## ConvEngine
module ConvEngine (
    input         clk,
    input         rst,
    input  [31:0] DMAport,        
    input         acc_enable,     
    input         acc_clear,      
    output [31:0] result          
);
    wire [24:0] mux_out0, mux_out1, mux_out2, mux_out3, mux_out4, mux_out5;
    MUX demux (
        .DMAport(DMAport),
        .out0(mux_out0),
        .out1(mux_out1),
        .out2(mux_out2),
        .out3(mux_out3),
        .out4(mux_out4),
        .out5(mux_out5)
    );
    wire [23:0] reg_data [5:0];
    Register reg0 (
        .clk(clk),
        .rst(rst),
        .enable(mux_out0[0]),
        .datain(mux_out0[24:1]),
        .dataout(reg_data[0])
    );
    Register reg1 (
        .clk(clk),
        .rst(rst),
        .enable(mux_out1[0]),
        .datain(mux_out1[24:1]),
        .dataout(reg_data[1])
    );
    Register reg2 (
        .clk(clk),
        .rst(rst),
        .enable(mux_out2[0]),
        .datain(mux_out2[24:1]),
        .dataout(reg_data[2])
    );
    Register reg3 (
        .clk(clk),
        .rst(rst),
        .enable(mux_out3[0]),
        .datain(mux_out3[24:1]),
        .dataout(reg_data[3])
    );
    Register reg4 (
        .clk(clk),
        .rst(rst),
        .enable(mux_out4[0]),
        .datain(mux_out4[24:1]),
        .dataout(reg_data[4])
    );
    Register reg5 (
        .clk(clk),
        .rst(rst),
        .enable(mux_out5[0]),
        .datain(mux_out5[24:1]),
        .dataout(reg_data[5])
    );
    wire signed [7:0] pixel [8:0];
    wire signed [7:0] kernel [8:0];
    assign pixel[0] = reg_data[0][23:16];
    assign pixel[1] = reg_data[0][15:8];
    assign pixel[2] = reg_data[0][7:0];
    assign pixel[3] = reg_data[1][23:16];
    assign pixel[4] = reg_data[1][15:8];
    assign pixel[5] = reg_data[1][7:0];
    assign pixel[6] = reg_data[2][23:16];
    assign pixel[7] = reg_data[2][15:8];
    assign pixel[8] = reg_data[2][7:0];
    assign kernel[0] = reg_data[3][23:16];
    assign kernel[1] = reg_data[3][15:8];
    assign kernel[2] = reg_data[3][7:0];
    assign kernel[3] = reg_data[4][23:16];
    assign kernel[4] = reg_data[4][15:8];
    assign kernel[5] = reg_data[4][7:0];
    assign kernel[6] = reg_data[5][23:16];
    assign kernel[7] = reg_data[5][15:8];
    assign kernel[8] = reg_data[5][7:0];
    wire signed [15:0] prod [8:0];
  ...
Size in the first run: roughly 3400 cells after synthesis, roughly 180 flip-flops, ~68 I/O pins.
Settings: LEC_CHECK=0, CAP_MARGIN=0, CORE_ASPECT_RATIO=0.91, CORE_MARGIN=2, CORE_UTILIZATION=72, CTS_CLUSTER_DIAMETER=131, CTS_CLUSTER_SIZE=76, PLACE_DENSITY_LB_ADDON=0.0, SETUP_SLACK_MARGIN=1.6, SLEW_MARGIN=20; clock period 5.59 ns.
run.sh (not shown) runs the stock make flow with config.mk's settings and CLKGATE_MAP_FILE=.
The first run completed and failed the layout checks on setup timing.
Next try:
CAP_MARGIN = 20   (was 0)
CORE_ASPECT_RATIO = unset   (was 0.91)
CTS_CLUSTER_SIZE = unset   (was 76)
SETUP_SLACK_MARGIN = 1.2   (was 1.6)
clock period = 8.98 ns   (was 5.59 ns; I/O delays follow)
Result: Now the flow completed without violations; routed wire length drops by 14%; worst setup slack gains 3.3 ns; fmax drops by 1.0%; worst hold slack loses 0.019 ns; non-clock buffer count drops by 308; die size is about the same; cell area drops by 7.0%; global-route usage drops by 4.9 points; register-to-register slack gains 3.3 ns.
Next try:
CTS_CLUSTER_DIAMETER = unset   (was 131)
CTS_CLUSTER_SIZE = 38   (was unset)
MAX_ROUTING_LAYER = met4   (was unset)
PLACE_DENSITY_LB_ADDON = unset   (was 0.0)
SETUP_SLACK_MARGIN = unset   (was 1.2)
clock period = 6.42 ns   (was 8.98 ns; I/O delays follow)
Outcome: The new run produced a layout that fails on setup timing; first-iteration DRC count increases by 20%; register-to-register slack degrades by 2.6 ns; routed wire length increases by 13%; die area stays the same; flip-flop count is unchanged.
Next try:
CORE_UTILIZATION = 40   (was 72)
CTS_CLUSTER_SIZE = unset   (was 38)
MAX_ROUTING_LAYER = unset   (was met4)
clock period = 10.0 ns   (was 6.42 ns; I/O delays follow)
With this change the flow ran to the end with no violations; count of clock-buffer cells in the layout rose by 2; design area fell by 7.8%; global-route usage fell by 23 points; via count fell by 14%; wire length fell by 16%; non-clock buffer count fell by 356; area after synthesis does not change; sequential share of layout area rose by 0.72 points; hold slack is about the same.

* * *

ConvEngine again, from the RTL that the note above started with.
clock: 6.07 ns
lec_check: 0
abc_area: 1
cap_margin: 20
core_aspect_ratio: 0.88
core_margin: 2
core_utilization: 72
cts_cluster_diameter: 232
max_routing_layer: met4
place_density_lb_addon: 0.05
setup_slack_margin: 1.76
slew_margin: 20
The baseline reached the layout checks and failed them: setup timing.
Change:
ABC_AREA = not set   (was 1)
CORE_ASPECT_RATIO = not set   (was 0.88)
CORE_UTILIZATION = 44   (was 72)
CTS_CLUSTER_DIAMETER = not set   (was 232)
MAX_ROUTING_LAYER = not set   (was met4)
PLACE_DENSITY_LB_ADDON = not set   (was 0.05)
SETUP_SLACK_MARGIN = not set   (was 1.76)
clock period = 5.15 ns   (was 6.07 ns; I/O delays follow)
Effect: The changed run finished but fails on setup timing. Cell count decreases by 6.2%. Routed wire length decreases by 15%. Sequential cell count is unchanged. Sequential share of layout area went up by 0.29 points. Critical path depth came out higher by 1. Final area goes down by about 2.8%. Die size grows by 58%. Clock-buffer cell count climbs by 1.
Change:
ABC_AREA = 1   (was not set)
CORE_UTILIZATION = 60   (was 44)
CTS_CLUSTER_DIAMETER = 371   (was not set)
CTS_CLUSTER_SIZE = 100   (was not set)
clock period = 4.71 ns   (was 5.15 ns; I/O delays follow)
Outcome: The changed run completed and failed the layout checks on setup timing. Sequential share of layout area decreases by 0.38 points. Synthesized cell count came out higher by about 23%. Clock skew goes up by 0.0055 ns. Synthesized area went up by about 2.5%. Design area is higher by about 3.6%. First-iteration DRC count grows by 63%.
Change:
CORE_UTILIZATION = 72   (was 60)
PLACE_DENSITY = 0.38   (was not set)
SETUP_SLACK_MARGIN = 1.39   (was not set)
TNS_END_PERCENT = 10   (was not set)
What happened: The new run finished but fails on setup timing. Design area shrinks by 3.0%. Sequential share of layout area grows by 0.28 points. Synthesized area stays the same. First-iteration DRC count grows by 35%. Core utilization grows by 12 points. Worst setup slack degrades by 0.011 ns. Count of clock-buffer cells in the layout grows by 3. Wire length grows by 0.63%. Non-clock buffer count shrinks by 60.
Change:
CTS_CLUSTER_DIAMETER = 233   (was 371)
PLACE_DENSITY = not set   (was 0.38)
SETUP_SLACK_MARGIN = not set   (was 1.39)
TNS_END_PERCENT = not set   (was 10)
clock period = 10.9 ns   (was 4.71 ns; I/O delays follow)
Outcome:
- This time the run passed the timing, design-rule and antenna checks
- clock skew is about the same
- non-clock buffer count falls by 430
- worst setup slack gets better by 5.2 ns

* * *

## v3
Starting RTL as in the previous note.
clock: 6.2 ns
lec_check: 0
cap_margin: 20
cell_pad_in_sites_detail_placement: 1
cell_pad_in_sites_global_placement: 2
core_aspect_ratio: 1.91
core_margin: 7
core_utilization: 45
cts_cluster_diameter: 387
cts_cluster_size: 43
gpl_timing_driven: 0
min_routing_layer: met2
place_density: 0.65
setup_slack_margin: 0.58
slew_margin: 25
v3 finished all stages; however, its layout fails the closing checks, the failures being setup timing.
What v28 does differently from v3 at the input level:
- clearing PLACE_DENSITY, which used to be 0.65
- clearing CELL_PAD_IN_SITES_DETAIL_PLACEMENT, which used to be 1
- swapping 25 for 20 in SLEW_MARGIN
- swapping 45 for 32 in CORE_UTILIZATION
- swapping 7 for 2 in CORE_MARGIN
- clearing CORE_ASPECT_RATIO, which used to be 1.91
- clearing GPL_TIMING_DRIVEN, which used to be 0
- clearing SETUP_SLACK_MARGIN, which used to be 0.58
- clearing CTS_CLUSTER_DIAMETER, which used to be 387
- clearing CTS_CLUSTER_SIZE, which used to be 43
- clearing MIN_ROUTING_LAYER, which used to be met2
- clearing CELL_PAD_IN_SITES_GLOBAL_PLACEMENT, which used to be 2
- swapping 6.2 for 9.49 in the clock period (ns, I/O delays scaled along)
## What came out
Final cell count without fillers: v28 and v3 compared, lower one is v3. Chip height shrinks by more than 10% when moving from v3 to v28. Of v3 and v28, only v28 finishes the flow clean. v3 had finished all stages when the layout checks came back failing, citing setup timing. Summary of v28 over v3: path length in cells of the critical path moved down, global-route usage moved down, minimum clock period shows an increase of 0.21 ns, post-route cell area dropped 4.4%. Of v28 and v3, v28 shows the lower utilization, with v3 above it. v28 vs v3: largest driver fanout on the critical path up in v28. Diff v28..v3 | synthesized netlist cell count | unchanged.
For v42, these inputs were changed with respect to v28:
- MAX_ROUTING_LAYER now met4, previously not set
- CORE_UTILIZATION now 66, was 32
- CTS_CLUSTER_SIZE now 36, previously not set
- CTS_CLUSTER_DIAMETER now 358, previously not set
- the clock period (ns, I/O delays scaled along) now 6.44, was 9.49
Findings:
- v42: complete, dirty (setup timing)
- Changes observed in v42 relative to v28: total iterations of the first detailed-routing run moved up.
- Summary — largest clock skew in the final design, v42 relative to v28: lower, by 0.011 ns.
- Non-clock buffer count (v42 over v28): increase, 352
- Final hold slack delta (v42 -> v28): insignificant

* * *

Setup of JK:
The RTL this note starts from:
==> flow/design.v <==
module MUX(input [31:0] DMAport, output reg [24:0] out0, out1, out2, out3, out4, out5);
	always @ (*) begin
		out0 = 25'b0;
		out1 = 25'b0;
		out2 = 25'b0;
		out3 = 25'b0;
		out4 = 25'b0;
		out5 = 25'b0;
		case(DMAport[2:0])
			3'b000: out0 = DMAport[31:7];
			3'b001: out1 = DMAport[31:7];
			3'b010: out2 = DMAport[31:7];
			3'b011: out3 = DMAport[31:7];
			3'b100: out4 = DMAport[31:7];
			3'b101: out5 = DMAport[31:7];
			default:;
		endcase
	end
endmodule
module Register(input clk, input rst, input enable, input [23:0] datain, output reg [23:0] dataout);
	always @ (posedge clk or posedge rst) begin
		if (rst)
			dataout <= 24'b0;
		else if(enable)
			dataout <= datain;
	end
endmodule
module Wallace_BaughWooley (
    input  signed [7:0] a,
    input  signed [7:0] b,
    output signed [15:0] prod
);
    assign prod = a * b;
endmodule
module ConvEngine (
    input         clk,
    input         rst,
    input  [31:0] DMAport,        
    input         acc_enable,     
    input         acc_clear,      
    output [31:0] result          
);
    wire [24:0] mux_out0, mux_out1, mux_out2, mux_out3, mux_out4, mux_out5;
    MUX demux (
        .DMAport(DMAport),
        .out0(mux_out0),
        .out1(mux_out1),
        .out2(mux_out2),
        .out3(mux_out3),
        .out4(mux_out4),
        .out5(mux_out5)
    );
    wire [23:0] reg_data [5:0];
    Register reg0 (
        .clk(clk),
        .rst(rst),
        .enable(mux_out0[0]),
        .datain(mux_out0[24:1]),
        .dataout(reg_data[0])
    );
    Register reg1 (
        .clk(clk),
        .rst(rst),
        .enable(mux_out1[0]),
        .datain(mux_out1[24:1]),
        .dataout(reg_data[1])
    );
    Register reg2 (
        .clk(clk),
        .rst(rst),
        .enable(mux_out2[0]),
        .datain(mux_out2[24:1]),
        .dataout(reg_data[2])
    );
    Register reg3 (
        .clk(clk),
        .rst(rst),
        .enable(mux_out3[0]),
        .datain(mux_out3[24:1]),
        .dataout(reg_data[3])
    );
    Register reg4 (
        .clk(clk),
        .rst(rst),
        .enable(mux_out4[0]),
        .datain(mux_out4[24:1]),
        .dataout(reg_data[4])
    );
    Register reg5 (
        .clk(clk),
        .rst(rst),
        .enable(mux_out5[0]),
        .datain(mux_out5[24:1]),
        .dataout(reg_data[5])
    );
    wire signed [7:0] pixel [8:0];
    wire signed [7:0] kernel [8:0];
    assign pixel[0] = reg_data[0][23:16];
    assign pixel[1] = reg_data[0][15:8];
    assign pixel[2] = reg_data[0][7:0];
    assign pixel[3] = reg_data[1][23:16];
    assign pixel[4] = reg_data[1][15:8];
    assign pixel[5] = reg_data[1][7:0];
    assign pixel[6] = reg_data[2][23:16];
    assign pixel[7] = reg_data[2][15:8];
    assign pixel[8] = reg_data[2][7:0];
    assign kernel[0] = reg_data[3][23:16];
    assign kernel[1] = reg_data[3][15:8];
    assign kernel[2] = reg_data[3][7:0];
    assign kernel[3] = reg_data[4][23:16];
    assign kernel[4] = reg_data[4][15:8];
    assign kernel[5] = reg_data[4][7:0];
    assign kernel[6] = reg_data[5][23:16];
    assign kernel[7] = reg_data[5][15:8];
    assign kernel[8] = reg_data[5][7:0];
    wire signed [15:0] prod [8:0];
    Wallace_BaughWooley mult0 (.a(pixel[0]), .b(kernel[0]), .prod(prod[0]));
    Wallace_BaughWooley mult1 (.a(pixel[1]), .b(kernel[1]), .prod(prod[1]));
    Wallace_BaughWooley mult2 (.a(pixel[2]), .b(kernel[2]), .prod(prod[2]));
    Wallace_BaughWooley mult3 (.a(pixel[3]), .b(kernel[3]), .prod(prod[3]));
    Wallace_BaughWooley mult4 (.a(pixel[4]), .b(kernel[4]), .prod(prod[4]));
    Wallace_BaughWooley mult5 (.a(pixel[5]), .b(kernel[5]), .prod(prod[5]));
    Wallace_BaughWooley mult6 (.a(pixel[6]), .b(kernel[6]), .prod(prod[6]));
    Wallace_BaughWooley mult7 (.a(pixel[7]), .b(kernel[7]), .prod(prod[7]));
    Wallace_BaughWooley mult8 (.a(pixel[8]), .b(kernel[8]), .prod(prod[8]));
    wire signed [31:0] prod_ext [8:0];
    assign prod_ext[0] = {{16{prod[0][15]}}, prod[0]};
    assign prod_ext[1] = {{16{prod[1][15]}}, prod[1]};
    assign prod_ext[2] = {{16{prod[2][15]}}, prod[2]};
    assign prod_ext[3] = {{16{prod[3][15]}}, prod[3]};
    assign prod_ext[4] = {{16{prod[4][15]}}, prod[4]};
    assign prod_ext[5] = {{16{prod[5][15]}}, prod[5]};
    assign prod_ext[6] = {{16{prod[6][15]}}, prod[6]};
    assign prod_ext[7] = {{16{prod[7][15]}}, prod[7]};
    assign prod_ext[8] = {{16{prod[8][15]}}, prod[8]};
    wire signed [31:0] sum_products;
    assign sum_products = prod_ext[0] + prod_ext[1] + prod_ext[2] +
                          prod_ext[3] + prod_ext[4] + prod_ext[5] +
                          prod_ext[6] + prod_ext[7] + prod_ext[8];
    reg signed [31:0] accumulator;
    always @(posedge clk or posedge rst) begin
        if (rst) begin
            accumulator <= 32'b0;
        end else if (acc_clear) begin
            accumulator <= 32'b0;
        end else if (acc_enable) begin
            accumulator <= accumulator + sum_products;
        end
    end
    assign result = accumulator;
endmodule
make LEC_CHECK=0 CAP_MARGIN=0 CELL_PAD_IN_SITES_DETAIL_PLACEMENT=1 CORE_MARGIN=2 CORE_UTILIZATION=65 CTS_CLUSTER_SIZE=94 GPL_TIMING_DRIVEN=1 HOLD_SLACK_MARGIN=0.02 MAX_ROUTING_LAYER=met5 MIN_ROUTING_LAYER=met1 PLACE_DENSITY_LB_ADDON=0.16 SLEW_MARGIN=20 finish   # period 5.5 ns
JK did not finish; a tool error ended it in detailed placement.
Here is what was changed in the inputs of MS compared with JK.
- MAX_ROUTING_LAYER removed (was met5)
- CAP_MARGIN changed from 0 to 20
- CTS_CLUSTER_SIZE removed (was 94)
- GPL_TIMING_DRIVEN removed (was 1)
- PLACE_DENSITY_LB_ADDON removed (was 0.16)
- CORE_UTILIZATION changed from 65 to 40
- HOLD_SLACK_MARGIN removed (was 0.02)
- MIN_ROUTING_LAYER removed (was met1)
- CELL_PAD_IN_SITES_DETAIL_PLACEMENT removed (was 1)
- the clock period (ns, I/O delays scaled along) changed from 5.5 to 9.49
--- outcome ---
Taking JK as the reference, in MS global placement routability congestion shows a reduction of about 8%, die outline height up 27%.
JK -> MS: area after synthesis delta 0, exact match
MS went all the way through synthesis, placement and routing and the layout is clean on timing, DRC and antenna.
